==> flow/design.v (excerpt) <==
module div (
    input wire clk,
    input wire rst_n,
    input wire [32-1:0] dividend_i,     
    input wire [32-1:0] divisor_i,      
    input wire                       start_i,        
    input wire                       ctrl_ready_i,   
    input wire [                3:0] op_i,           
    output reg [32-1:0] result_o,   
    output reg busy_o,   
    output reg valid_o   
);
    typedef enum logic [3:0] {
        STATE_IDLE  = 4'b0001,
        STATE_START = 4'b0010,
        STATE_CALC  = 4'b0100,
        STATE_END   = 4'b1000
    } state_t;
    state_t state;
    reg [32-1:0] dividend_r;
    reg [32-1:0] divisor_r;
    reg [3:0] op_r;
    reg [31:0] count;
    reg [32-1:0] div_result;
    reg [32-1:0] div_remain;
    reg [32-1:0] minuend;
    reg invert_result;
    wire op_div = op_r[0];
    wire op_divu = op_r[1];
    wire op_rem = op_r[2];
    wire op_remu = op_r[3];
    wire [31:0] dividend_invert = (-dividend_r);
    wire [31:0] divisor_invert = (-divisor_r);
    wire minuend_ge_divisor = minuend >= divisor_r;
    wire [31:0] minuend_sub_res = minuend - divisor_r;
    wire [31:0] div_result_tmp = minuend_ge_divisor ? ({div_result[30:0], 1'b1}) : ({div_result[30:0], 1'b0});
    wire [31:0] minuend_tmp = minuend_ge_divisor ? minuend_sub_res[30:0] : minuend[30:0];
    wire [31:0] dividend_abs = dividend_r[31] ? -dividend_r : dividend_r;
    wire [31:0] divisor_abs = divisor_r[31] ? -divisor_r : divisor_r;
    always @(posedge clk) begin
        if (!rst_n) begin
            state         <= STATE_IDLE;
            result_o      <= 32'h0;
            div_result    <= 32'h0;
            div_remain    <= 32'h0;
            op_r          <= 4'h0;
            dividend_r    <= 32'h0;
            divisor_r     <= 32'h0;
            minuend       <= 32'h0;
  ...
==> flow/config.mk <==
export PLATFORM = sky130hd
export DESIGN_NAME = div
export DESIGN_NICKNAME = div
export VERILOG_FILES = /design/flow/design.v
export SDC_FILE = /design/flow/constraint.sdc
export NUM_CORES = 4
export LEC_CHECK = 0
export CAP_MARGIN = 20
export CELL_PAD_IN_SITES_DETAIL_PLACEMENT = 0
export CELL_PAD_IN_SITES_GLOBAL_PLACEMENT = 0
export CORE_ASPECT_RATIO = 1.15
export CORE_MARGIN = 2
export CORE_UTILIZATION = 44
export CTS_CLUSTER_SIZE = 51
export GPL_TIMING_DRIVEN = 1
export MAX_ROUTING_LAYER = met4
export MIN_ROUTING_LAYER = met2
export PLACE_DENSITY = 0.5
export SETUP_SLACK_MARGIN = 0.89
export SLEW_MARGIN = 30
==> flow/constraint.sdc <==
create_clock -name core_clock -period 8.71 [get_ports {clk}]
set_input_delay 1.7420 -clock core_clock [delete_from_list [all_inputs] [get_ports {clk}]]
set_output_delay 1.7420 -clock core_clock [all_outputs]
set_load 0.01 [all_outputs]
run.sh (not shown) runs the stock make flow with config.mk's settings and CLKGATE_MAP_FILE=.
The baseline completed with no timing, DRC or antenna violations.
Next try:
Settings changed: CORE_ASPECT_RATIO 1.15 to 1.81, CORE_UTILIZATION 44 to 72, CTS_CLUSTER_SIZE 51 to 85, MAX_ROUTING_LAYER met4 to not set, MIN_ROUTING_LAYER met2 to not set, PLACE_DENSITY 0.5 to not set, PLACE_DENSITY_LB_ADDON set to 0.07, SETUP_SLACK_MARGIN 0.89 to 2.37.
The changed run completed with no timing, DRC or antenna violations.
Total power falls by 3.3%.
Sequential share of layout area went up by 0.48 points.
Die size decreases by 38%.
Hold slack gets better by 15 ps.
Design area drops by about 1.8%.
Count of clock-buffer cells in the layout drops by 10.
Global-route usage shrinks by 3.1 points.
Flip-flop count is unchanged.
Final cell count shrinks by about 9%.
Setup slack is better by 910 ps.
Utilization rose by 31 points.
Next try:
Settings changed: CELL_PAD_IN_SITES_DETAIL_PLACEMENT 0 to not set, CELL_PAD_IN_SITES_GLOBAL_PLACEMENT 0 to not set, CORE_ASPECT_RATIO 1.81 to not set, CORE_UTILIZATION 72 to 44, CTS_CLUSTER_SIZE 85 to not set, GPL_TIMING_DRIVEN 1 to not set, PLACE_DENSITY set to 0.65, PLACE_DENSITY_LB_ADDON 0.07 to not set, SETUP_SLACK_MARGIN 2.37 to not set, SLEW_MARGIN 30 to 20.
Clock period 8.71 ns to 4.71 ns, I/O delays scaled along.
After rerunning: The changed run completed, yet does not pass: setup timing; first-iteration DRC count shrinks by 34%; final cell count went up by 18%; critical path depth rose by 1; sequential share of layout area went down by 4.4 points; final area came out higher by 20%; worst hold slack is worse by 16 ps.
Next try:
Settings changed: CAP_MARGIN 20 to 40, CORE_UTILIZATION 44 to 72, CTS_CLUSTER_DIAMETER set to 27, CTS_CLUSTER_SIZE set to 41, SETUP_SLACK_MARGIN set to 0.71.
Clock period 4.71 ns to 5.94 ns, I/O delays scaled along.
=> Now the flow stopped in global routing (5_1_grt). Area after synthesis stays the same. Synthesized cell count stays the same. Die area is lower by well over a third.

* * *

== orange ==
Starting RTL as in the previous note.
clock: 8.0 ns
lec_check: 0
abc_area: 1
cap_margin: 20
cell_pad_in_sites_detail_placement: 1
cell_pad_in_sites_global_placement: 1
core_margin: 7
core_utilization: 40
cts_cluster_diameter: 152
cts_cluster_size: 11
max_routing_layer: met5
setup_slack_margin: 0.8
slew_margin: 30
tns_end_percent: 75
orange | status: complete | timing, DRC, antenna: pass
Inputs modified between orange and green:
- swapping 152 for 192 in CTS_CLUSTER_DIAMETER
- putting CORE_ASPECT_RATIO at 1.86 where nothing was set
- clearing CELL_PAD_IN_SITES_GLOBAL_PLACEMENT, which used to be 1
- swapping 7 for 3 in CORE_MARGIN
- putting MIN_ROUTING_LAYER at met2 where nothing was set
- swapping 20 for 15 in CAP_MARGIN
- swapping met5 for met4 in MAX_ROUTING_LAYER
- clearing CTS_CLUSTER_SIZE, which used to be 11
- swapping 0.8 for -0.61 in SETUP_SLACK_MARGIN
- putting GPL_ROUTABILITY_DRIVEN at 1 where nothing was set
- swapping 30 for 20 in SLEW_MARGIN
- clearing TNS_END_PERCENT, which used to be 75
### Flow results
- green did not stop at any stage, and its layout met the timing, design-rule and antenna checks.
- Relative to orange, the post-route met1 wirelength of green is lower by 100%.
- The run showing the greater final cell count is green.
- Going from orange to green, cell area grew slightly.
- Relative to orange, post-synthesis to final-layout area growth has increased by 1.3 points in green.

* * *

Setup of lane 1:
Starting RTL as in the previous note.
==> flow/config.mk <==
export PLATFORM = sky130hd
export DESIGN_NAME = div
export DESIGN_NICKNAME = div
export VERILOG_FILES = /design/flow/design.v
export SDC_FILE = /design/flow/constraint.sdc
export NUM_CORES = 4
export LEC_CHECK = 0
export CAP_MARGIN = 20
export CELL_PAD_IN_SITES_DETAIL_PLACEMENT = 0
export CELL_PAD_IN_SITES_GLOBAL_PLACEMENT = 0
export CORE_ASPECT_RATIO = 1.81
export CORE_MARGIN = 2
export CORE_UTILIZATION = 70
export CTS_CLUSTER_SIZE = 85
export GPL_TIMING_DRIVEN = 1
export PLACE_DENSITY = 0.64
export SETUP_SLACK_MARGIN = 2.43
export SLEW_MARGIN = 30
==> flow/constraint.sdc <==
create_clock -name core_clock -period 8.71 [get_ports {clk}]
set_input_delay 1.7420 -clock core_clock [delete_from_list [all_inputs] [get_ports {clk}]]
set_output_delay 1.7420 -clock core_clock [all_outputs]
set_load 0.01 [all_outputs]
Lane 1 has completed all stages; timing, DRC and antenna checks passed.
Changes in lane 2 relative to lane 1:
- removing CTS_CLUSTER_SIZE (formerly 85)
- removing SETUP_SLACK_MARGIN (formerly 2.43)
- changing SLEW_MARGIN from 30 to 20
- setting CTS_CLUSTER_DIAMETER to 192 for the first time
- removing CELL_PAD_IN_SITES_GLOBAL_PLACEMENT (formerly 0)
- removing CELL_PAD_IN_SITES_DETAIL_PLACEMENT (formerly 0)
- removing GPL_TIMING_DRIVEN (formerly 1)
- setting GPL_ROUTABILITY_DRIVEN to 0 for the first time
- changing CORE_UTILIZATION from 70 to 40
- changing PLACE_DENSITY from 0.64 to 0.65
- changing CORE_ASPECT_RATIO from 1.81 to 1.86
- changing the clock period (ns, I/O delays scaled along) from 8.71 to 8.0
Findings:
Taking lane 1 as the reference, in lane 2 sequential share of cell area now smaller; first-pass GRT wire length picked up an extra 1.6%; clock skew after layout increased by 25 ps relative to the old numbers; length of routed met3 wiring went down 2000 µm.
Between lane 1 and lane 2, the flow reports die area increasing by more than half.
In lane 2, the maximum frequency came out 6.0% below the value in lane 1.
Per the comparison of lane 2 with lane 1, combinational power went up; total global-route track usage went down; non-clock buffer count did not really move; length of routed wiring on met1 went up; power went up.
Relative to lane 2, the following input files were edited for lane 3:
- ABC_AREA newly set to 1
- CORE_MARGIN changed from 2 to 5
- PLACE_DENSITY removed (was 0.65)
- MAX_ROUTING_LAYER newly set to met4
==> results <==
Lane 3: no failed stages, no open violations at the end. Lane 2 finished end to end and its layout was clean on timing, DRC and antenna. Cmp lane 3 vs lane 2: number of diodes added for antenna fixing lower in lane 3. Min area growth from synthesis to layout across lane 2 and lane 3: lane 3. Compared with lane 2, lane 3 shows a power in sequential cells that is about 7% higher. The relative area of non-clock buffer cells in the final design of lane 3 is lower than that of lane 2. Lane 3 vs lane 2, highest metal layer with signal wires: met4 vs met5. Compared lane 3 vs lane 2, and combinational power is up in lane 3. Lower switching share of total power was reported by lane 2, not lane 3. In the tables for lane 2 and lane 3, area of the die reads lower with lane 2. Lane 2 → lane 3: largest net degree at the start of global routing +21, fraction of area in clock buffers and inverters now smaller.
diff inputs: lane 3 => lane 4
- PLACE_DENSITY now 0.65, previously not set
- ABC_AREA no longer set, was 1
- CTS_CLUSTER_DIAMETER no longer set, was 192
- GPL_ROUTABILITY_DRIVEN no longer set, was 0
- CORE_MARGIN now 2, was 5
- CORE_ASPECT_RATIO no longer set, was 1.86
- MAX_ROUTING_LAYER no longer set, was met4
- CORE_UTILIZATION now 37, was 40
- the clock period (ns, I/O delays scaled along) now 6.68, was 8.0
## What came out
- In summary, lane 4 completed successfully, with a layout that passed the timing, design-rule and antenna checks.
- Lane 4 vs. lane 3: final cell count has decreased; die size has decreased; clock skew has decreased; area added between synthesis and finish has increased.
The inputs of lane 5 differ from those of lane 4 as listed below.
- setting CTS_CLUSTER_DIAMETER to 28 for the first time
- setting TNS_END_PERCENT to 5 for the first time
- setting PLACE_DENSITY_LB_ADDON to 0.24 for the first time
- removing PLACE_DENSITY (formerly 0.65)
- changing CORE_UTILIZATION from 37 to 72
- changing the clock period (ns, I/O delays scaled along) from 6.68 to 5.43
Results
Compared to lane 4, lane 5 has actual transition at the worst max-transition pin 10 ps lower. Between lane 5 and lane 4, the clock latency at the later pin of the worst-skew pair does not differ in any meaningful way. In lane 5 the implementation completed, yet the final layout does not meet the checks, the culprit being setup timing. In lane 5, final area is higher than in lane 4. Looking only at die boundary width, and setting everything else aside, the lower value of lane 5 and lane 4 goes to lane 5. Lane 5 vs lane 4: worst setup margin down. Between lane 4 and lane 5, part of the cycle the worst path needs increased. When lane 5 is set beside lane 4, its logic depth of the worst path, buffers included turns out to be 3 larger. Higher initial antenna violation count among lane 5 and lane 4: lane 5.

* * *

div again, from the RTL that the note above started with.
==> flow/config.mk <==
export PLATFORM = sky130hd
export DESIGN_NAME = div
export DESIGN_NICKNAME = div
export VERILOG_FILES = /design/flow/design.v
export SDC_FILE = /design/flow/constraint.sdc
export NUM_CORES = 4
export LEC_CHECK = 0
export CAP_MARGIN = 20
export CELL_PAD_IN_SITES_GLOBAL_PLACEMENT = 2
export CORE_ASPECT_RATIO = 1.77
export CORE_MARGIN = 2
export CORE_UTILIZATION = 44
export GPL_ROUTABILITY_DRIVEN = 0
export GPL_TIMING_DRIVEN = 1
export HOLD_SLACK_MARGIN = 0.14
export MAX_ROUTING_LAYER = met4
export PLACE_DENSITY_LB_ADDON = 0.12
export SETUP_SLACK_MARGIN = 1.18
export SLEW_MARGIN = 15
export TNS_END_PERCENT = 80
==> flow/constraint.sdc <==
create_clock -name core_clock -period 5.89 [get_ports {clk}]
set_input_delay 1.1780 -clock core_clock [delete_from_list [all_inputs] [get_ports {clk}]]
set_output_delay 1.1780 -clock core_clock [all_outputs]
set_load 0.01 [all_outputs]
The baseline completed with no timing, DRC or antenna violations.
Change:
Settings changed: CELL_PAD_IN_SITES_GLOBAL_PLACEMENT 2 to not set, CORE_ASPECT_RATIO 1.77 to not set, CORE_UTILIZATION 44 to 72, CTS_CLUSTER_SIZE set to 41, GPL_ROUTABILITY_DRIVEN 0 to not set, GPL_TIMING_DRIVEN 1 to not set, HOLD_SLACK_MARGIN 0.14 to not set, MAX_ROUTING_LAYER met4 to not set, PLACE_DENSITY set to 0.65, PLACE_DENSITY_LB_ADDON 0.12 to not set, SETUP_SLACK_MARGIN 1.18 to not set, SLEW_MARGIN 15 to 20, TNS_END_PERCENT 80 to not set.
Clock period 5.89 ns to 5.94 ns, I/O delays scaled along.
Die size is lower by 38%.
Worst hold slack gains 0.018 ns.
Routed wire length falls by 20%.
Setup slack loses 0.59 ns.
Register-to-register slack loses 0.59 ns.
Sequential power hardly moves.
Clock power is lower by about 3%.
Change:
Settings changed: CTS_CLUSTER_DIAMETER set to 27, SETUP_SLACK_MARGIN set to 1.59.
- This time the run did not get past global routing (5_1_grt) with GRT-0232
- synthesized cell count does not change
- synthesized area does not change
- die area stays the same
Change:
Settings changed: CELL_PAD_IN_SITES_DETAIL_PLACEMENT set to 0, CELL_PAD_IN_SITES_GLOBAL_PLACEMENT set to 0, CORE_ASPECT_RATIO set to 0.98, CTS_CLUSTER_DIAMETER 27 to not set, CTS_CLUSTER_SIZE 41 to 85, GPL_TIMING_DRIVEN set to 1, PLACE_DENSITY 0.65 to not set, PLACE_DENSITY_LB_ADDON set to 0.07, SETUP_SLACK_MARGIN 1.59 to -0.46, SLEW_MARGIN 20 to 30.
Clock period 5.94 ns to 5.07 ns, I/O delays scaled along.
Result: With this change the flow ran to the end with violations: negative setup slack. Area after synthesis stays the same. Die size hardly moves. Synthesized cell count stays the same.
Change:
Settings changed: ABC_AREA set to 1, CELL_PAD_IN_SITES_DETAIL_PLACEMENT 0 to not set, CELL_PAD_IN_SITES_GLOBAL_PLACEMENT 0 to not set, CORE_ASPECT_RATIO 0.98 to not set, CTS_CLUSTER_DIAMETER set to 233, CTS_CLUSTER_SIZE 85 to 48, GPL_TIMING_DRIVEN 1 to not set, PLACE_DENSITY_LB_ADDON 0.07 to 0.16, SETUP_SLACK_MARGIN -0.46 to 1.29, SLEW_MARGIN 30 to 20.
Clock period 5.07 ns to 4.35 ns, I/O delays scaled along.
Effect: This time the run stopped in global routing (5_1_grt) (GRT-0232); die size climbs by about a fifth; synthesized cell count climbs by well over a third; synthesized area climbs by about a fifth.

* * *

Setup of build 98:
The RTL this note starts from:
==> flow/design.v <==
module div (
    input wire clk,
    input wire rst_n,
    input wire [32-1:0] dividend_i,     
    input wire [32-1:0] divisor_i,      
    input wire                       start_i,        
    input wire                       ctrl_ready_i,   
    input wire [                3:0] op_i,           
    output reg [32-1:0] result_o,   
    output reg busy_o,   
    output reg valid_o   
);
    typedef enum logic [3:0] {
        STATE_IDLE  = 4'b0001,
        STATE_START = 4'b0010,
        STATE_CALC  = 4'b0100,
        STATE_END   = 4'b1000
    } state_t;
    state_t state;
    reg [32-1:0] dividend_r;
    reg [32-1:0] divisor_r;
    reg [3:0] op_r;
    reg [31:0] count;
    reg [32-1:0] div_result;
    reg [32-1:0] div_remain;
    reg [32-1:0] minuend;
    reg invert_result;
    wire op_div = op_r[0];
    wire op_divu = op_r[1];
    wire op_rem = op_r[2];
    wire op_remu = op_r[3];
    wire [31:0] dividend_invert = (-dividend_r);
    wire [31:0] divisor_invert = (-divisor_r);
    wire minuend_ge_divisor = minuend >= divisor_r;
    wire [31:0] minuend_sub_res = minuend - divisor_r;
    wire [31:0] div_result_tmp = minuend_ge_divisor ? ({div_result[30:0], 1'b1}) : ({div_result[30:0], 1'b0});
    wire [31:0] minuend_tmp = minuend_ge_divisor ? minuend_sub_res[30:0] : minuend[30:0];
    wire [31:0] dividend_abs = dividend_r[31] ? -dividend_r : dividend_r;
    wire [31:0] divisor_abs = divisor_r[31] ? -divisor_r : divisor_r;
    always @(posedge clk) begin
        if (!rst_n) begin
            state         <= STATE_IDLE;
            result_o      <= 32'h0;
            div_result    <= 32'h0;
            div_remain    <= 32'h0;
            op_r          <= 4'h0;
            dividend_r    <= 32'h0;
            divisor_r     <= 32'h0;
            minuend       <= 32'h0;
            invert_result <= 1'b0;
            busy_o        <= 1'b0;
            valid_o       <= 1'b0;
            count         <= 32'h0;
        end else begin
            case (state)
                STATE_IDLE: begin
                    if (ctrl_ready_i) begin
                        valid_o <= 1'b0;
                        if (start_i == 1'b1) begin
                            op_r       <= op_i;
                            dividend_r <= dividend_i;
                            divisor_r  <= divisor_i;
                            state      <= STATE_START;
                            busy_o     <= 1'b1;
                        end else begin
                            op_r       <= 3'h0;
                            dividend_r <= 32'h0;
                            divisor_r  <= 32'h0;
                            result_o   <= 32'h0;
                            busy_o     <= 1'b0;
                        end
                    end
                end
                STATE_START: begin
                    valid_o <= 1'b0;
                    if (divisor_r == 32'h0) begin
                        if (op_div | op_divu) begin
                            result_o <= 32'hffffffff;
                        end else begin
                            result_o <= dividend_r;
                        end
                        state   <= STATE_IDLE;
                        busy_o  <= 1'b0;
                        valid_o <= 1'b1;
                    end else if (
                        (op_div | op_rem) ? (dividend_abs < divisor_abs) : (dividend_r < divisor_r)
                    ) begin
                        if (op_div) begin
                            result_o <= 32'b0;
                        end else if (op_rem) begin
                            result_o <= dividend_r;
                        end else if (op_divu) begin
                            result_o <= 32'b0;
                        end else if (op_remu) begin
                            result_o <= dividend_r;
                        end
                        state   <= STATE_IDLE;
                        busy_o  <= 1'b0;
                        valid_o <= 1'b1;
                    end else begin
                        busy_o     <= 1'b1;
                        count      <= 32'h40000000;
                        state      <= STATE_CALC;
                        div_result <= 32'h0;
                        div_remain <= 32'h0;
                        if (op_div | op_rem) begin
                            if (dividend_r[31] == 1'b1) begin
                                dividend_r <= dividend_invert;
                                minuend    <= dividend_invert[31];
                            end else begin
                                minuend <= dividend_r[31];
                            end
                            if (divisor_r[31] == 1'b1) begin
                                divisor_r <= divisor_invert;
                            end
                        end else begin
                            minuend <= dividend_r[31];
                        end
                        if ((op_div && (dividend_r[31] ^ divisor_r[31] == 1'b1))
                            || (op_rem && (dividend_r[31] == 1'b1))) begin
                            invert_result <= 1'b1;
                        end else begin
                            invert_result <= 1'b0;
                        end
                    end
                end
                STATE_CALC: begin
                    busy_o     <= 1'b1;
                    dividend_r <= {dividend_r[30:0], 1'b0};
                    div_result <= div_result_tmp;
                    count      <= {1'b0, count[31:1]};
                    if (|count) begin
                        minuend <= {minuend_tmp[30:0], dividend_r[30]};
                    end else begin
                        state <= STATE_END;
                        if (minuend_ge_divisor) begin
                            div_remain <= minuend_sub_res;
                        end else begin
                            div_remain <= minuend;
                        end
                    end
                end
                STATE_END: begin
                    state   <= STATE_IDLE;
                    busy_o  <= 1'b0;
                    valid_o <= 1'b1;
                    if (op_div | op_divu) begin
                        if (invert_result) begin
                            result_o <= (-div_result);
                        end else begin
                            result_o <= div_result;
                        end
                    end else begin
                        if (invert_result) begin
                            result_o <= (-div_remain);
                        end else begin
                            result_o <= div_remain;
                        end
                    end
                end
            endcase
        end
    end
endmodule
clock: 4.08 ns
lec_check: 0
cap_margin: 20
cell_pad_in_sites_global_placement: 1
core_margin: 2
core_utilization: 20
cts_cluster_diameter: 287
gpl_routability_driven: 0
max_routing_layer: met4
place_density_lb_addon: 0.28
setup_slack_margin: 0.7
slew_margin: 20
tns_end_percent: 75
Build 98 finished every stage; the final checks, however, were not passed, the failures being negative setup slack.
The inputs of build 1 differ from those of build 98 as listed below.
- clearing CELL_PAD_IN_SITES_GLOBAL_PLACEMENT, which used to be 1
- clearing CTS_CLUSTER_DIAMETER, which used to be 287
- clearing GPL_ROUTABILITY_DRIVEN, which used to be 0
- swapping 20 for 40 in CORE_UTILIZATION
- clearing PLACE_DENSITY_LB_ADDON, which used to be 0.28
- swapping 0.7 for 0.8 in SETUP_SLACK_MARGIN
- swapping 4.08 for 8.0 in the clock period (ns, I/O delays scaled along)
Results
- Of build 1 and build 98, only build 1 finishes the flow clean.
- Taking build 98 as the reference, in build 1 wire length after detailed routing went down by 19%, utilization went up by 18 points, peak ir drop on the vdd network went down by 0.15 mV, post-placement cell count went down by 768.
What build 16 does differently from build 1 at the input level:
- swapping 20 for 30 in SLEW_MARGIN
- swapping 40 for 25 in CORE_UTILIZATION
- swapping met4 for met5 in MAX_ROUTING_LAYER
- swapping 2 for 7 in CORE_MARGIN
- putting CTS_CLUSTER_SIZE at 11 where nothing was set
- putting CTS_CLUSTER_DIAMETER at 152 where nothing was set
- putting CELL_PAD_IN_SITES_GLOBAL_PLACEMENT at 1 where nothing was set
- putting CELL_PAD_IN_SITES_DETAIL_PLACEMENT at 1 where nothing was set
- putting PLACE_DENSITY_LB_ADDON at 0.22 where nothing was set
- putting ABC_AREA at 1 where nothing was set
- putting CORE_ASPECT_RATIO at 1.67 where nothing was set
Results
Summary of the comparison: utilization is lower in build 16, relative to build 1.
Looking at sequential portion of the cell area, build 16 sits below build 1.
Diff build 16 and build 1: total power after layout lower in build 1
Between build 16 and build 1, it is build 16 whose row count is higher, by 82%.
Via count of the first global-routing pass (build 16 over build 1): increase, 7203
Route | build 16 vs build 1 | wire longer in build 16
Per the comparison of build 16 with build 1, count of unique library cells instantiated by Yosys fell by 28, clock share of power fell by 15 points.
Average instance area after synthesis, build 16 vs build 1: down by more than a quarter
Edits applied to the flow inputs when going from build 16 to build 65:
- MAX_ROUTING_LAYER no longer set, was met5
- PLACE_DENSITY_LB_ADDON no longer set, was 0.22
- ABC_AREA no longer set, was 1
- CORE_MARGIN now 2, was 7
- CELL_PAD_IN_SITES_GLOBAL_PLACEMENT no longer set, was 1
- SLEW_MARGIN now 20, was 30
- CELL_PAD_IN_SITES_DETAIL_PLACEMENT no longer set, was 1
- PLACE_DENSITY now 0.65, previously not set
- SETUP_SLACK_MARGIN no longer set, was 0.8
- CORE_ASPECT_RATIO no longer set, was 1.67
- TNS_END_PERCENT no longer set, was 75
- CTS_CLUSTER_DIAMETER no longer set, was 152
- CORE_UTILIZATION now 40, was 25
- CTS_CLUSTER_SIZE no longer set, was 11
- the clock period (ns, I/O delays scaled along) now 6.68, was 8.0
--- outcome ---
Build 65 reached the end of the flow, and the finished layout is clean on the timing, design-rule and antenna checks. The global-route usage number comes out higher for build 65 vs build 16. A standard cell with the maximum stage delay on the critical path of buf_4 is what build 16 shows, while o41ai_1 belongs to build 65. On first-pass GRT wire length, build 16 loses to build 65. Final wirelength of build 65 falls short of that of build 16 by more than a quarter. Hold slack came out lower on build 65 than on build 16. Internal portion of total power, build 65 vs build 16: up by more than 10%. Growth of design area from synthesis to finish: build 65 > build 16. Relative to build 16, proportion of synthesized area in mux cells has gone up in build 65.
Edits applied to the flow inputs when going from build 65 to build 48:
- CORE_UTILIZATION changed from 40 to 66
- PLACE_DENSITY removed (was 0.65)
- CTS_CLUSTER_DIAMETER newly set to 28
- the clock period (ns, I/O delays scaled along) changed from 6.68 to 5.43
==> comparison <==
Final-stage net count, build 48 and build 65: smaller value in build 65
Relative to build 65, post-layout period usage of the worst path has increased by 8.1 points in build 48.
[diff] setup slack, build 48 relative to build 65: regression
Looking at clock-buffer cell count, build 48 sits about 80% higher than build 65 does.
Build 65 -> build 48: standby leakage power increased by more than 10%
Floorplan-stage core utilization, build 48 and build 65: smaller value in build 65
Minimum period implied by the final worst setup slack delta for build 48 relative to build 65: 0.72 ns lower
Critical path's slowest cell = nor3_2: build 48; critical path's slowest cell = o41ai_1: build 65
Although it ran to completion, build 48 produced a layout that fails the final checks because of negative setup slack.
Number of DRC violations after detailed-routing iteration 0 | build 48 above build 65
Against build 65, build 48 reports a power that is higher.
Power figures rest on the tool's default switching activity, not on a simulated workload.
